==> inputs of run Y <==
==> flow/design.v <==
module MIPS(
	input clk,
	input rst_n,
	input cpu_en,
	input [7:0] data_read,
	input ram_send,
	input ram_receive,
	output reg cpu_send,
	output reg cpu_receive,
	output reg cpu_ready,
	output reg [15:0] data_addr,
	output reg [7:0] data_store,
	output reg [1:0] mem_ctrl, 
	output reg done
	);
	reg [15:0] R [7:0]; 
	reg [15:0] PC,IR;
	reg [3:0] OP;
	reg [2:0] funct; 
	reg [2:0] state,next_state;
	parameter IDLE = 3'b000,
				 IF = 3'b001,
				 ID = 3'b010,
				 EX = 3'b011,
				 MEM = 3'b100,
				 WB = 3'b101;
	always@(posedge clk)
	begin
		if(~(rst_n&cpu_en))
		begin
			state <= IDLE;
		end
		else
		begin
			case(next_state)
				IDLE:state <= IDLE;
				IF:state <= IF;
				ID:state <= ID;
				EX:state <= EX;
				MEM:state <= MEM;
				WB:state <= WB;
				default:state <= state;
			endcase
		end
	end
	reg [15:0] rs,rt;
	reg [5:0] im;
	reg [11:0] addr;
	reg [15:0] temp;
	reg [1:0] read_cnt;
	reg [1:0] write_cnt;
	reg delay_cnt;
	reg delay_en;
	always@(posedge clk) 
	begin
		if(~(rst_n&cpu_en))
		begin
			cpu_ready <= 1'b0;
			delay_cnt <= 1'b0;
		end
		else if(delay_en)
		begin
			if(delay_cnt)
				cpu_ready <= 1'b0; 
			else
			begin
				cpu_ready <= 1'b1;
				delay_cnt <= 1'b1;
			end
		end
		else
		begin
			cpu_ready <= 1'b0;
			delay_cnt <= 1'b0;
		end
	end
	wire [15:0]PC_1;
	assign PC_1 = PC + 16'd2;
	always@(posedge clk)
	begin
		if(~(rst_n&cpu_en))
		begin
			{R[0],R[1],R[2],R[3],R[4],R[5],R[6],R[7]} <= 128'd0;
			{PC,IR} <= 32'd0;
			{rs,rt} <= 32'd0;
			im <= 6'd0;
			addr <= 12'd0;
			temp <= 16'd0;
			{cpu_receive,cpu_send} <= 2'b00;
			next_state <= IDLE;
			data_addr <= 16'd0;
			data_store <= 8'd0;
			OP <= 4'd0;
			IR <= 16'd0;
			funct <= 3'd0;
			delay_en <= 1'b0;
			done <= 1'b0;
			mem_ctrl <= 2'd0; 
			read_cnt <= 2'd0;
			write_cnt <= 2'd0;
		end
		else
		begin
			case(state)
				IDLE:
				begin
					done <= 1'b0;
					next_state <= IF;
					read_cnt <= 2'd0;
					write_cnt <= 2'd0;
					{cpu_receive,cpu_send} <= 2'b00;
					mem_ctrl <= 2'b00; 
				end
				IF:
				begin
					mem_ctrl <= 2'b10; 
					{cpu_receive,cpu_send} <= 2'b00; 
					if(read_cnt == 2'd0)
					begin
						data_addr <= PC;
						delay_en <= 1'b1;
						if(cpu_receive && ram_send) 
						begin
							cpu_receive <= 1'b0;
							delay_en <= 1'b0;
							read_cnt <= 2'd1;
						end
						else if(ram_send) 
						begin
							IR[15:8] <= data_read;
							if(IR[15:8] == data_read)
								cpu_receive <= 1'b1;
							else
								cpu_receive <= 1'b0;
						end
						else
						begin
							IR[15:8] <= IR[15:8];
							read_cnt <= 2'd0;
						end
					end
					else if(read_cnt == 2'd1)
					begin
						data_addr <= PC + 16'd1;
						delay_en <= 1'b1;
						if(cpu_receive && ram_send) 
						begin
							cpu_receive <= 1'b0;
							delay_en <= 1'b0;
							read_cnt <= 2'd2;
						end
						else if(ram_send) 
						begin
							IR[7:0] <= data_read;
							if(IR[7:0] == data_read)
								cpu_receive <= 1'b1;
							else
								cpu_receive <= 1'b0;
						end
						else
						begin
							IR[7:0] <= IR[7:0];
							read_cnt <= 2'd1;
						end
					end
					else if(read_cnt == 2'd2)
					begin
						next_state <= ID;
						PC <= PC + 16'd2;
						read_cnt <= 2'd0;
						mem_ctrl <= 2'b00; 
						{cpu_receive,cpu_send} <= 2'b00;
					end
					else
					begin
						next_state <= IF;
						PC <= PC;
					end
				end
				ID:
				begin
					OP <= IR[15:12];
					case(IR[11:9])
						3'd0:rs <= R[0];
						3'd1:rs <= R[1];
						3'd2:rs <= R[2];
						3'd3:rs <= R[3];
						3'd4:rs <= R[4];
						3'd5:rs <= R[5];
						3'd6:rs <= R[6];
						3'd7:rs <= R[7];
						default:rs <= 16'd0;
					endcase
					case(IR[8:6])
						3'd0:rt <= R[0];
						3'd1:rt <= R[1];
						3'd2:rt <= R[2];
						3'd3:rt <= R[3];
						3'd4:rt <= R[4];
						3'd5:rt <= R[5];
						3'd6:rt <= R[6];
						3'd7:rt <= R[7];
						default:rt <= 16'd0;
					endcase
					funct <= IR[2:0];
					im <= IR[5:0];
					addr <= IR[11:0];
					next_state <= EX;
				end
				EX:
				begin
					if(OP == 4'b0000) 
					begin
						case(funct)
							3'b000,3'b001:temp <= rs + rt; 
							3'b010,3'b011:temp <= rs - rt; 
							3'b100:temp <= (rs < rt) ? 16'd1:16'd0; 
							3'b101:temp <= rs & rt; 
							3'b110:temp <= rs | rt; 
							3'b111:PC <= rs; 
							default:temp <= 16'd0;
						endcase
					end
					else if(OP[3]) 
					begin
						case(OP)
							4'b1000:temp <= rs + {10'd0,im}; 
							4'b1001:temp <= rs - {10'd0,im}; 
							4'b1010:temp <= rs & {10'd0,im}; 
							4'b1011:temp <= rs | {10'd0,im}; 
							4'b1110:PC <= (rs==rt) ? (PC+16'd2+im<<1):PC; 
							4'b1111:PC <= (rs!=rt) ? (PC+16'd2+im<<1):PC; 
							default:temp <= 16'd0;
						endcase
					end
					else if(OP[2]) 
					begin
						if(OP == 4'b0100) 
							PC <= {PC_1[15:12],addr};
						else if(OP == 4'b0101) 
						begin
							R[7] <= PC;
							PC <= {PC_1[15:12],addr};
						end
					end
					else
						next_state <= IDLE;
					next_state <= MEM;
					read_cnt <= 2'd0;
					write_cnt <= 2'd0;
					data_addr <= 16'd0;
				end
				MEM:
				begin
					case(OP)
						4'b1100: 
							begin
								mem_ctrl <= 2'b10; 
								{cpu_receive,cpu_send} <= 2'b00; 
								if(read_cnt == 2'd0)
								begin
									data_addr <= rs + {10'd0,im};
									delay_en <= 1'b1;
									if(cpu_receive && ram_send) 
									begin
										cpu_receive <= 1'b0;
										delay_en <= 1'b0;
										read_cnt <= 2'd1;
									end
									else if(ram_send) 
									begin
										temp[15:8] <= data_read;
										if(temp[15:8] == data_read)
											cpu_receive <= 1'b1;
										else
											cpu_receive <= 1'b0;
									end
									else
									begin
										temp[15:8] <= temp[15:8];
										read_cnt <= 2'd0;
									end
								end
								else if(read_cnt == 2'd1)
								begin
									data_addr <= rs + {10'd0,im} + 16'd1;
									delay_en <= 1'b1;
									if(cpu_receive && ram_send) 
									begin
										cpu_receive <= 1'b0;
										delay_en <= 1'b0;
										read_cnt <= 2'd2;
									end
									else if(ram_send) 
									begin
										temp[7:0] <= data_read;
										if(temp[7:0] == data_read)
											cpu_receive <= 1'b1;
										else
											cpu_receive <= 1'b0;
									end
									else
									begin
										temp[7:0] <= temp[7:0];
										read_cnt <= 2'd1;
									end
								end
								else if(read_cnt == 2'd2)
								begin
									next_state <= WB;
									read_cnt <= 2'd0;
									mem_ctrl <= 2'b00; 
									{cpu_receive,cpu_send} <= 2'b00;
								end
								else
								begin
									next_state <= MEM;
									temp <= temp;
								end
							end
						4'b1101: 
							begin
								mem_ctrl <= 2'b01; 
								{cpu_receive,cpu_send} <= 2'b00; 
								if(write_cnt == 2'd0)
								begin
									data_addr <= rs + {10'd0,im};
									data_store <= rt[15:8];
									if(cpu_send && ram_receive)
									begin
										cpu_send <= 1'b0;
										write_cnt <= 2'd1;
									end
									else if(data_store == rt[15:8])
										cpu_send <= 1'b1;
									else
									begin
										cpu_send <= 1'b0;
										write_cnt <= 2'd0;
									end
								end
								else if(write_cnt == 2'd1)
								begin
									data_addr <= rs + {10'd0,im} + 16'd1;
									data_store <= rt[7:0];
									if(cpu_send && ram_receive)
									begin
										cpu_send <= 1'b0;
										write_cnt <= 2'd2;
									end
									else if(data_store == rt[7:0])
										cpu_send <= 1'b1;
									else
									begin
										cpu_send <= 1'b0;
										write_cnt <= 2'd1;
									end
								end
								else if(write_cnt == 2'd2)
								begin
									next_state <= WB;
									write_cnt <= 2'd0;
									mem_ctrl <= 2'b00; 
									{cpu_receive,cpu_send} <= 2'b00;
								end
								else
								begin
									next_state <= MEM;
									write_cnt <= write_cnt;
								end
							end
						default:
							begin
								mem_ctrl <= 2'b00; 
								temp <= temp;
								data_store <= 8'd0;
								data_addr <= 8'd0;
								next_state <= WB;
							end
					endcase
				end
				WB:
				begin
					if(OP == 4'b0000) 
					begin
						case(IR[5:3])
							3'd0:R[0] <= temp;
							3'd1:R[1] <= temp;
							3'd2:R[2] <= temp;
							3'd3:R[3] <= temp;
							3'd4:R[4] <= temp;
							3'd5:R[5] <= temp;
							3'd6:R[6] <= temp;
							3'd7:R[7] <= temp;
						endcase
					end
					else if(OP[3]) 
					begin
						if((OP[3:2] == 2'b10) | (OP == 4'b1100)) 
						begin
							case(IR[8:6])
								3'd0:R[0] <= temp;
								3'd1:R[1] <= temp;
								3'd2:R[2] <= temp;
								3'd3:R[3] <= temp;
								3'd4:R[4] <= temp;
								3'd5:R[5] <= temp;
								3'd6:R[6] <= temp;
								3'd7:R[7] <= temp;
							endcase
						end
					end
					else 
						{R[0],R[1],R[2],R[3],R[4],R[5],R[6],R[7]} <= {R[0],R[1],R[2],R[3],R[4],R[5],R[6],R[7]};
					done <= 1'b1;
					next_state <= IDLE;
				end
			endcase
		end
	end
endmodule
==> flow/run.sh <==
#!/bin/bash
# the make line also repeats each setting of config.mk as NAME=value (left out here)
make -C /OpenROAD-flow-scripts/flow DESIGN_CONFIG=/design/flow/config.mk WORK_HOME=/design/flow/orfs CLKGATE_MAP_FILE= finish
==> flow/config.mk <==
export PLATFORM = sky130hd
export DESIGN_NAME = MIPS
export DESIGN_NICKNAME = MIPS
export VERILOG_FILES = /design/flow/design.v
export SDC_FILE = /design/flow/constraint.sdc
export NUM_CORES = 4
export LEC_CHECK = 0
export ABC_AREA = 1
export CAP_MARGIN = 20
export CELL_PAD_IN_SITES_GLOBAL_PLACEMENT = 0
export CORE_ASPECT_RATIO = 1.05
export CORE_MARGIN = 2
export CORE_UTILIZATION = 26
export GPL_ROUTABILITY_DRIVEN = 1
export HOLD_SLACK_MARGIN = 0.06
export MIN_ROUTING_LAYER = met1
export PLACE_DENSITY = 0.78
export SLEW_MARGIN = 20
export TNS_END_PERCENT = 35
==> flow/constraint.sdc <==
create_clock -name core_clock -period 2.41 [get_ports {clk}]
set_input_delay 0.4820 -clock core_clock [delete_from_list [all_inputs] [get_ports {clk}]]
set_output_delay 0.4820 -clock core_clock [all_outputs]
set_load 0.01 [all_outputs]
==> run P (differences from run Y) <==
==> flow/config.mk (replaced) <==
export PLATFORM = sky130hd
export DESIGN_NAME = MIPS
export DESIGN_NICKNAME = MIPS
export VERILOG_FILES = /design/flow/design.v
export SDC_FILE = /design/flow/constraint.sdc
export NUM_CORES = 4
export LEC_CHECK = 0
export ABC_AREA = 1
export CAP_MARGIN = 20
export CORE_MARGIN = 2
export CORE_UTILIZATION = 70
export SLEW_MARGIN = 20
==> flow/constraint.sdc (replaced) <==
create_clock -name core_clock -period 2.74 [get_ports {clk}]
set_input_delay 0.5480 -clock core_clock [delete_from_list [all_inputs] [get_ports {clk}]]
set_output_delay 0.5480 -clock core_clock [all_outputs]
set_load 0.01 [all_outputs]
==> run D (differences from run Y) <==
==> flow/config.mk (replaced) <==
export PLATFORM = sky130hd
export DESIGN_NAME = MIPS
export DESIGN_NICKNAME = MIPS
export VERILOG_FILES = /design/flow/design.v
export SDC_FILE = /design/flow/constraint.sdc
export NUM_CORES = 4
export LEC_CHECK = 0
export ABC_AREA = 1
export CAP_MARGIN = 40
export CELL_PAD_IN_SITES_DETAIL_PLACEMENT = 0
export CORE_MARGIN = 2
export CORE_UTILIZATION = 71
export CTS_CLUSTER_DIAMETER = 202
export CTS_CLUSTER_SIZE = 15
export GPL_ROUTABILITY_DRIVEN = 0
export HOLD_SLACK_MARGIN = -0.08
export MAX_ROUTING_LAYER = met4
export MIN_ROUTING_LAYER = met1
export PLACE_DENSITY = 0.65
export SETUP_SLACK_MARGIN = 0.25
export SLEW_MARGIN = 20
export TNS_END_PERCENT = 100
==> flow/constraint.sdc (replaced) <==
create_clock -name core_clock -period 2.72 [get_ports {clk}]
set_input_delay 0.5440 -clock core_clock [delete_from_list [all_inputs] [get_ports {clk}]]
set_output_delay 0.5440 -clock core_clock [all_outputs]
set_load 0.01 [all_outputs]
==> run F (differences from run Y) <==
==> flow/config.mk (replaced) <==
export PLATFORM = sky130hd
export DESIGN_NAME = MIPS
export DESIGN_NICKNAME = MIPS
export VERILOG_FILES = /design/flow/design.v
export SDC_FILE = /design/flow/constraint.sdc
export NUM_CORES = 4
export LEC_CHECK = 0
export CAP_MARGIN = 20
export CORE_MARGIN = 2
export CORE_UTILIZATION = 36
export SLEW_MARGIN = 20
==> flow/constraint.sdc (replaced) <==
create_clock -name core_clock -period 11.3 [get_ports {clk}]
set_input_delay 2.2600 -clock core_clock [delete_from_list [all_inputs] [get_ports {clk}]]
set_output_delay 2.2600 -clock core_clock [all_outputs]
set_load 0.01 [all_outputs]
==> reports/summary.txt <==
result of the run - failed layout checks
set of violated layout checks - setup timing
worst setup margin - -150 ps
post-cts gate resize count - 41
endpoints failing setup - 17
Filler Cells Inserted - 7048
multi-input gates - 1971
switching fraction of total power - 0.225
via count normalized by instance count - 5.41
[end of results for run Y]
==> reports/summary.txt <==
switching fraction of total power - 0.226
Filler Cells Inserted - 1755
post-cts gate resize count - 3
switching component of the power - 0.00197 W
set of violated layout checks - setup timing
endpoints failing setup - 1
via count normalized by instance count - 6.86
TritonCTS Sinks - 274
result of the run - failed layout checks
Post-Synth XOR/XNOR Area - 0.0278
worst setup margin - -35.8 ps
[end of results for run P]
==> reports/summary.txt <==
result of the run - failed layout checks
set of violated layout checks - setup timing
endpoints failing setup - 5
yosys warning tally - 2
buffer type at the clock tree root - clkbuf_16
fraction of area in registers - 0.259
worst setup margin - -64.6 ps
area fraction in full adders, half adders and majority gates - 0.0578
post-cts gate resize count - 64
Tightest Hold Check Type - reg2reg
switching fraction of total power - 0.237
num rows - 58
multi-input gates - 1971
via count normalized by instance count - 7.19
Filler Cells Inserted - 1518
Reg power frac - 0.553
[end of results for run D]
==> reports/summary.txt <==
result of the run - complete, no violations
critical path launch point - rs[8]
worst setup margin - 6940 ps
endpoints failing setup - 0
via count normalized by instance count - 6.07
switching fraction of total power - 0.233
post-cts gate resize count - 0
multi-input gates - 1730
Filler Cells Inserted - 5260
[end of results for run F]
No activity file was given, so power comes from the tool's default toggle rates.
